Setup of red:
==> flow/design.v (excerpt) <==
module Top(
	input  clk,
	input  rst,
	output pwm_left_out,
	output pwm_right_out,
	output [3:0] ctr_dir_out,
	output [2:0] led,
	input  [1:0]hwsignal,
	output [1:0]leds_hw,
	output wire [2:0] led_pwm_ctr,
	output Trig,
	input Echo,
	output En_tag,
	output csb_En_negedge,
	input Rx,
	output Tx,
	output [7:0] data,
	output [7:0] seg_slect
    );
For scale: about 300 flip-flops, roughly 40 I/O pins, roughly 17000 um^2 of cells after synthesis.
Settings: LEC_CHECK=0, ABC_AREA=1, CAP_MARGIN=20, CORE_MARGIN=2, CORE_UTILIZATION=72, CTS_CLUSTER_DIAMETER=193, CTS_CLUSTER_SIZE=10, PLACE_DENSITY=0.6, SETUP_SLACK_MARGIN=-0.37, SLEW_MARGIN=20; clock period 3.78 ns.
run.sh (not shown) runs the stock make flow with config.mk's settings and CLKGATE_MAP_FILE=.
red did not finish: a tool error stopped it during clock tree synthesis (4_1_cts).
What blue does differently from red at the input level:
- swapping 0.6 for 0.35 in PLACE_DENSITY
- swapping 10 for 73 in CTS_CLUSTER_SIZE
- putting MAX_ROUTING_LAYER at met4 where nothing was set
- clearing SETUP_SLACK_MARGIN, which used to be -0.37
- clearing CTS_CLUSTER_DIAMETER, which used to be 193
- swapping 3.78 for 4.99 in the clock period (ns, I/O delays scaled along)
Notes after the runs:
- Status blue: flow complete, layout not clean - negative setup slack
- blue against red; placed wire-length estimate after detailed placement is down by more than 10%.
- Taking red as the reference, in blue number of standard cells after synthesis roughly the same, die size roughly the same.
- As far as row count goes, red and blue are indistinguishable; the numbers are identical.
- Routability congestion estimate, blue vs red: down by a few percent
- Comparing blue against red, there is no change at all in post-synthesis compound-gate area fraction.
What green does differently from blue at the input level:
- CORE_UTILIZATION: 72 -> 70
- CTS_CLUSTER_SIZE: 73 -> unset
- CORE_ASPECT_RATIO: unset -> 0.5
- SETUP_SLACK_MARGIN: unset -> 1.67
- MAX_ROUTING_LAYER: met4 -> unset
- the clock period (ns, I/O delays scaled along): 4.99 -> 5.6
Flow for green halted at global routing (5_1_grt), error code ODB-0269. Taking blue as 1.0, green lands at 0.72 on overall die height. Going from blue to green, adder-cell share of the synthesized area neither gained nor lost much, post-synthesis share of cell area spent on and, or, nand and nor gates neither gained nor lost much, placeable core region picked up an extra 420 um^2, initial core utilization lost 1.3 points, cell row count lost 16. [compare] base=blue new=green: horizontal die dimension now sits higher, pre-CTS setup slack now sits higher, instance count after placement with tap cells included now sits lower, die size now sits higher.


Starting RTL as in the previous note.
==> flow/config.mk <==
export PLATFORM = sky130hd
export DESIGN_NAME = Top
export DESIGN_NICKNAME = Top
export VERILOG_FILES = /design/flow/design.v
export SDC_FILE = /design/flow/constraint.sdc
export NUM_CORES = 4
export LEC_CHECK = 0
export ABC_AREA = 1
export CAP_MARGIN = 20
export CORE_MARGIN = 2
export CORE_UTILIZATION = 72
export CTS_CLUSTER_DIAMETER = 379
export CTS_CLUSTER_SIZE = 15
export HOLD_SLACK_MARGIN = 0.3
export PLACE_DENSITY_LB_ADDON = 0.07
export SETUP_SLACK_MARGIN = 1.43
export SLEW_MARGIN = 5
==> flow/constraint.sdc <==
create_clock -name core_clock -period 4.99 [get_ports {clk}]
set_input_delay 0.9980 -clock core_clock [delete_from_list [all_inputs] [get_ports {clk}]]
set_output_delay 0.9980 -clock core_clock [all_outputs]
set_load 0.01 [all_outputs]
The first run died in 5_1_grt on GRT-0232.
Then changed:
==> flow/config.mk (replaced) <==
export PLATFORM = sky130hd
export DESIGN_NAME = Top
export DESIGN_NICKNAME = Top
export VERILOG_FILES = /design/flow/design.v
export SDC_FILE = /design/flow/constraint.sdc
export NUM_CORES = 4
export LEC_CHECK = 0
export CAP_MARGIN = 20
export CORE_MARGIN = 2
export CORE_UTILIZATION = 42
export PLACE_DENSITY = 0.6
export SLEW_MARGIN = 20
==> flow/constraint.sdc (replaced) <==
create_clock -name core_clock -period 8.99 [get_ports {clk}]
set_input_delay 1.7980 -clock core_clock [delete_from_list [all_inputs] [get_ports {clk}]]
set_output_delay 1.7980 -clock core_clock [all_outputs]
set_load 0.01 [all_outputs]
Result: The new run passed the timing, design-rule and antenna checks; synthesized area fell by a few percent; synthesized cell count is lower by about a fifth; die area went up by well over a third.
Then changed:
--- a/flow/config.mk
+++ b/flow/config.mk
@@ -6,7 +6,8 @@
 export NUM_CORES = 4
 export LEC_CHECK = 0
+export ABC_AREA = 1
 export CAP_MARGIN = 20
 export CORE_MARGIN = 2
-export CORE_UTILIZATION = 42
+export CORE_UTILIZATION = 70
 export PLACE_DENSITY = 0.6
 export SLEW_MARGIN = 20
==> flow/constraint.sdc (replaced) <==
create_clock -name core_clock -period 5.6 [get_ports {clk}]
set_input_delay 1.1200 -clock core_clock [delete_from_list [all_inputs] [get_ports {clk}]]
set_output_delay 1.1200 -clock core_clock [all_outputs]
set_load 0.01 [all_outputs]
Effect:
- power is higher by 49%
- global-route usage goes up by 13 points
- synthesized cell count rises by 20%
- worst hold slack gets worse by 0.011 ns


Starting RTL as in the previous note.
==> flow/config.mk <==
export PLATFORM = sky130hd
export DESIGN_NAME = Top
export DESIGN_NICKNAME = Top
export VERILOG_FILES = /design/flow/design.v
export SDC_FILE = /design/flow/constraint.sdc
export NUM_CORES = 4
export LEC_CHECK = 0
export CAP_MARGIN = 20
export CORE_ASPECT_RATIO = 0.89
export CORE_MARGIN = 2
export CORE_UTILIZATION = 72
export CTS_CLUSTER_DIAMETER = 352
export CTS_CLUSTER_SIZE = 50
export PLACE_DENSITY_LB_ADDON = 0.0
export SETUP_SLACK_MARGIN = 1.3
export SLEW_MARGIN = 20
==> flow/constraint.sdc <==
create_clock -name core_clock -period 4.43 [get_ports {clk}]
set_input_delay 0.8860 -clock core_clock [delete_from_list [all_inputs] [get_ports {clk}]]
set_output_delay 0.8860 -clock core_clock [all_outputs]
set_load 0.01 [all_outputs]
The baseline died in global routing (5_1_grt).
Edit:
- CORE_ASPECT_RATIO: 0.89 -> not set
- CORE_UTILIZATION: 72 -> 68
- CTS_CLUSTER_DIAMETER: 352 -> not set
- CTS_CLUSTER_SIZE: 50 -> not set
- PLACE_DENSITY: not set -> 0.6
- PLACE_DENSITY_LB_ADDON: 0.0 -> not set
- SETUP_SLACK_MARGIN: 1.3 -> not set
- clock period: 4.43 -> 6.43 ns (I/O delays scaled with it)
=>
- This time the run produced a layout that fails on setup timing
- synthesized cell count stays the same
- die size rose by a few percent
- synthesized area is unchanged
Edit:
- CORE_UTILIZATION: 68 -> 40
- clock period: 6.43 -> 8.99 ns (I/O delays scaled with it)
The changed run finished with timing, DRC and antenna clean; synthesized cell count is unchanged; setup slack improved by 1.2 ns; register-to-register slack improved by 1.2 ns; final area is lower by 5.7%; global-route usage is lower by 16 points.
Edit:
- CORE_UTILIZATION: 40 -> 72
- PLACE_DENSITY: 0.6 -> 0.67
- clock period: 8.99 -> 5.94 ns (I/O delays scaled with it)
- The changed run ran to the end with violations: setup timing
- total power rose by 43%
- routed wire length rose by 30%
- combinational power rose by 72%
- worst setup slack degrades by 1.9 ns
- via count rose by 18%
- design area rose by 9.2%
- flip-flop count does not change
- first-iteration DRC count rose by 83%
- global-route usage rose by 21 points
Edit:
- ABC_AREA: not set -> 1
- CTS_CLUSTER_DIAMETER: not set -> 379
- CTS_CLUSTER_SIZE: not set -> 73
- MAX_ROUTING_LAYER: not set -> met4
- PLACE_DENSITY: 0.67 -> 0.95
- clock period: 5.94 -> 4.99 ns (I/O delays scaled with it)
After rerunning:
- The changed run died in global routing (5_1_grt) on ODB-0269
- die size climbs by 2.5%
- area after synthesis climbs by 2.6%
- synthesized cell count climbs by 20%


Top again, from the RTL that the note above started with.
Settings: LEC_CHECK=0, ABC_AREA=1, CAP_MARGIN=15, CELL_PAD_IN_SITES_GLOBAL_PLACEMENT=0, CORE_MARGIN=2, CORE_UTILIZATION=72, CTS_CLUSTER_DIAMETER=346, CTS_CLUSTER_SIZE=13, GPL_TIMING_DRIVEN=1, HOLD_SLACK_MARGIN=0.29, PLACE_DENSITY=0.79, SETUP_SLACK_MARGIN=-0.08, SLEW_MARGIN=20; clock period 3.37 ns.
The baseline failed in clock tree synthesis (DPL-0038).
Rerun with:
--- a/flow/config.mk
+++ b/flow/config.mk
@@ -12,8 +12,6 @@
 export CORE_UTILIZATION = 72
-export CTS_CLUSTER_DIAMETER = 346
-export CTS_CLUSTER_SIZE = 13
+export CTS_CLUSTER_DIAMETER = 222
 export GPL_TIMING_DRIVEN = 1
-export HOLD_SLACK_MARGIN = 0.29
-export PLACE_DENSITY = 0.79
-export SETUP_SLACK_MARGIN = -0.08
+export PLACE_DENSITY_LB_ADDON = 0.02
+export SETUP_SLACK_MARGIN = 1.59
 export SLEW_MARGIN = 20
==> flow/constraint.sdc (replaced) <==
create_clock -name core_clock -period 5.43 [get_ports {clk}]
set_input_delay 1.0860 -clock core_clock [delete_from_list [all_inputs] [get_ports {clk}]]
set_output_delay 1.0860 -clock core_clock [all_outputs]
set_load 0.01 [all_outputs]
The new run died in global routing (GRT-0232).
Synthesized cell count is unchanged.
Area after synthesis stays the same.
Die size does not change.
Rerun with:
==> flow/config.mk (replaced) <==
export PLATFORM = sky130hd
export DESIGN_NAME = Top
export DESIGN_NICKNAME = Top
export VERILOG_FILES = /design/flow/design.v
export SDC_FILE = /design/flow/constraint.sdc
export NUM_CORES = 4
export LEC_CHECK = 0
export ABC_AREA = 1
export CAP_MARGIN = 20
export CORE_MARGIN = 2
export CORE_UTILIZATION = 72
export CTS_CLUSTER_SIZE = 73
export MAX_ROUTING_LAYER = met4
export PLACE_DENSITY = 0.67
export SLEW_MARGIN = 20
==> flow/constraint.sdc (replaced) <==
create_clock -name core_clock -period 5.94 [get_ports {clk}]
set_input_delay 1.1880 -clock core_clock [delete_from_list [all_inputs] [get_ports {clk}]]
set_output_delay 1.1880 -clock core_clock [all_outputs]
set_load 0.01 [all_outputs]
Result: The new run finished clean. Synthesized area does not change. Die area does not change. Synthesized cell count stays the same.
Rerun with:
--- a/flow/config.mk
+++ b/flow/config.mk
@@ -11,5 +11,5 @@
 export CORE_UTILIZATION = 72
-export CTS_CLUSTER_SIZE = 73
-export MAX_ROUTING_LAYER = met4
-export PLACE_DENSITY = 0.67
+export CTS_CLUSTER_SIZE = 14
+export PLACE_DENSITY_LB_ADDON = 0.15
+export SETUP_SLACK_MARGIN = 1.3
 export SLEW_MARGIN = 20
==> flow/constraint.sdc (replaced) <==
create_clock -name core_clock -period 4.43 [get_ports {clk}]
set_input_delay 0.8860 -clock core_clock [delete_from_list [all_inputs] [get_ports {clk}]]
set_output_delay 0.8860 -clock core_clock [all_outputs]
set_load 0.01 [all_outputs]
Outcome:
- This time the run died in clock tree synthesis
- die size is unchanged
- synthesized cell count does not change
- synthesized area does not change
Rerun with:
==> flow/config.mk (replaced) <==
export PLATFORM = sky130hd
export DESIGN_NAME = Top
export DESIGN_NICKNAME = Top
export VERILOG_FILES = /design/flow/design.v
export SDC_FILE = /design/flow/constraint.sdc
export NUM_CORES = 4
export LEC_CHECK = 0
export CAP_MARGIN = 20
export CORE_MARGIN = 2
export CORE_UTILIZATION = 66
export SETUP_SLACK_MARGIN = 1.51
export SLEW_MARGIN = 20
==> flow/constraint.sdc (replaced) <==
create_clock -name core_clock -period 5.79 [get_ports {clk}]
set_input_delay 1.1580 -clock core_clock [delete_from_list [all_inputs] [get_ports {clk}]]
set_output_delay 1.1580 -clock core_clock [all_outputs]
set_load 0.01 [all_outputs]
The changed run reached the layout checks and failed them: negative setup slack.
Die size increases by 6.2%.
Synthesized cell count decreases by 17%.
Area after synthesis decreases by 2.5%.


== run 1 ==
Starting RTL as in the previous note.
==> flow/config.mk <==
export PLATFORM = sky130hd
export DESIGN_NAME = Top
export DESIGN_NICKNAME = Top
export VERILOG_FILES = /design/flow/design.v
export SDC_FILE = /design/flow/constraint.sdc
export NUM_CORES = 4
export LEC_CHECK = 0
export CAP_MARGIN = 30
export CELL_PAD_IN_SITES_DETAIL_PLACEMENT = 1
export CELL_PAD_IN_SITES_GLOBAL_PLACEMENT = 3
export CORE_MARGIN = 8
export CORE_UTILIZATION = 40
export CTS_CLUSTER_DIAMETER = 173
export GPL_TIMING_DRIVEN = 0
export HOLD_SLACK_MARGIN = -0.04
export SETUP_SLACK_MARGIN = 3.8
export SLEW_MARGIN = 20
export TNS_END_PERCENT = 15
==> flow/constraint.sdc <==
create_clock -name core_clock -period 15.6 [get_ports {clk}]
set_input_delay 3.1200 -clock core_clock [delete_from_list [all_inputs] [get_ports {clk}]]
set_output_delay 3.1200 -clock core_clock [all_outputs]
set_load 0.01 [all_outputs]
Run 1: no failed stages, no open violations at the end
Input-level comparison between run 2 and run 1:
Settings: CELL_PAD_IN_SITES_DETAIL_PLACEMENT: 1 -> 0; ABC_AREA: unset -> 1; MIN_ROUTING_LAYER: unset -> met2; SETUP_SLACK_MARGIN: 3.8 -> 0.09; HOLD_SLACK_MARGIN: -0.04 -> 0.04.
==> results <==
- Run 1 ended with every stage complete and zero timing, DRC or antenna violations.
- STATUS run=run 2 STAGES=ALL_DONE FINAL_CHECKS=FAILED CAUSE=DRC
- Run 1 → run 2: minimum setup slack in the final design saw an increase, fmax moved up, growth of design area from synthesis to finish moved up, number of standard cells reported by yosys rose by 398.
- Taking run 1 as the reference, in run 2 die size grew by 0.0011 sq mm; wire length of the first global-routing pass has decreased; detailed placement HPWL lower.
- Run 2 vs run 1 — final area climbed by a few percent
- The lower count of different cell masters after synthesis of run 1 and run 2 is in run 2.
- On shortest period the worst path allows: between run 1 and run 2, it ends up lower for run 2.
- For run 2, the critical setup path kind was in -> reg, unlike run 1, where it was reg -> reg.
Inputs modified between run 2 and run 3:
Settings: a deleted HOLD_SLACK_MARGIN that had been 0.04; an added PLACE_DENSITY_LB_ADDON of 0.0; a deleted CELL_PAD_IN_SITES_GLOBAL_PLACEMENT that had been 3; a deleted MIN_ROUTING_LAYER that had been met2; a deleted CTS_CLUSTER_DIAMETER that had been 173; a deleted GPL_TIMING_DRIVEN that had been 0; a deleted ABC_AREA that had been 1; a deleted CELL_PAD_IN_SITES_DETAIL_PLACEMENT that had been 0; a change of CORE_UTILIZATION from 40 to 72; a change of CORE_MARGIN from 8 to 2; a change of SETUP_SLACK_MARGIN from 0.09 to 1.3; a change of CAP_MARGIN from 30 to 20; a deleted TNS_END_PERCENT that had been 15; a change of the clock period (ns, I/O delays scaled along) from 15.6 to 4.43.
==> comparison <==
- Of run 2 and run 3, run 3 shows the lower core outline area, with run 2 above it.
- Changes observed in run 3 relative to run 2: number of rows created at floorplan decreased 27%, fraction of the mapped netlist area in compound gates higher, global placer's final weighted congestion higher, half-perimeter wire length of the detailed placement result went up, synthesized area shrank by 2.5%.
- Run 3 did not finish; the tool stopped in 4_1_cts with error DPL-0033.
For run 4, these inputs were changed with respect to run 3:
Settings: SLEW_MARGIN now 5, was 20; CTS_CLUSTER_SIZE now 90, previously not set; SETUP_SLACK_MARGIN now -0.25, was 1.3; PLACE_DENSITY_LB_ADDON no longer set, was 0.0; ABC_AREA now 1, previously not set; the clock period (ns, I/O delays scaled along) now 4.99, was 4.43.
--- outcome ---
Standard cell area after detailed placement for run 4 is lower than for run 3. Status run 4: flow complete, layout not clean - setup timing. Yosys chip area, run 3 and run 4, higher one = run 4. Compared to run 3, run 4 has die outline width 1.9 um higher. On run 4: part of the Yosys area used for sequential elements is 0.93 points lower than what run 3 gave.


run A:
Starting RTL as in the previous note.
clock: 15.6 ns
lec_check: 0
cap_margin: 30
cell_pad_in_sites_detail_placement: 1
cell_pad_in_sites_global_placement: 1
core_margin: 8
core_utilization: 40
cts_cluster_diameter: 23
slew_margin: 20
Inputs modified between run A and run B:
- setting SETUP_SLACK_MARGIN to 2.63 for the first time
- setting PLACE_DENSITY to 0.6 for the first time
- removing CELL_PAD_IN_SITES_DETAIL_PLACEMENT (formerly 1)
- removing CELL_PAD_IN_SITES_GLOBAL_PLACEMENT (formerly 1)
- setting CORE_ASPECT_RATIO to 0.97 for the first time
- removing CTS_CLUSTER_DIAMETER (formerly 23)
- changing CORE_MARGIN from 8 to 2
- changing CAP_MARGIN from 30 to 20
- changing the clock period (ns, I/O delays scaled along) from 15.6 to 10.0
--- outcome ---
Per the comparison of run B with run A, first-pass GRT wire length went down about 15%, final area went down about 9%, final critical-path share of the clock period went up 16 points.
> inputs changed (run B -> run C)
- a change of SETUP_SLACK_MARGIN from 2.63 to 0.2
- a deleted CORE_ASPECT_RATIO that had been 0.97
- an added CTS_CLUSTER_SIZE of 95
- an added ABC_AREA of 1
- an added CTS_CLUSTER_DIAMETER of 193
- a change of CORE_UTILIZATION from 40 to 72
- a change of the clock period (ns, I/O delays scaled along) from 10.0 to 3.78
--- outcome ---
Run C did not finish; the tool stopped in clock tree synthesis (4_1_cts) with error DPL-0033.
Run B → run C: area of the core has decreased; number of top-level design ports saw little to no change; compound-cell area share of the yosys netlist now sits lower.
Power and IR drop assume default switching activity.
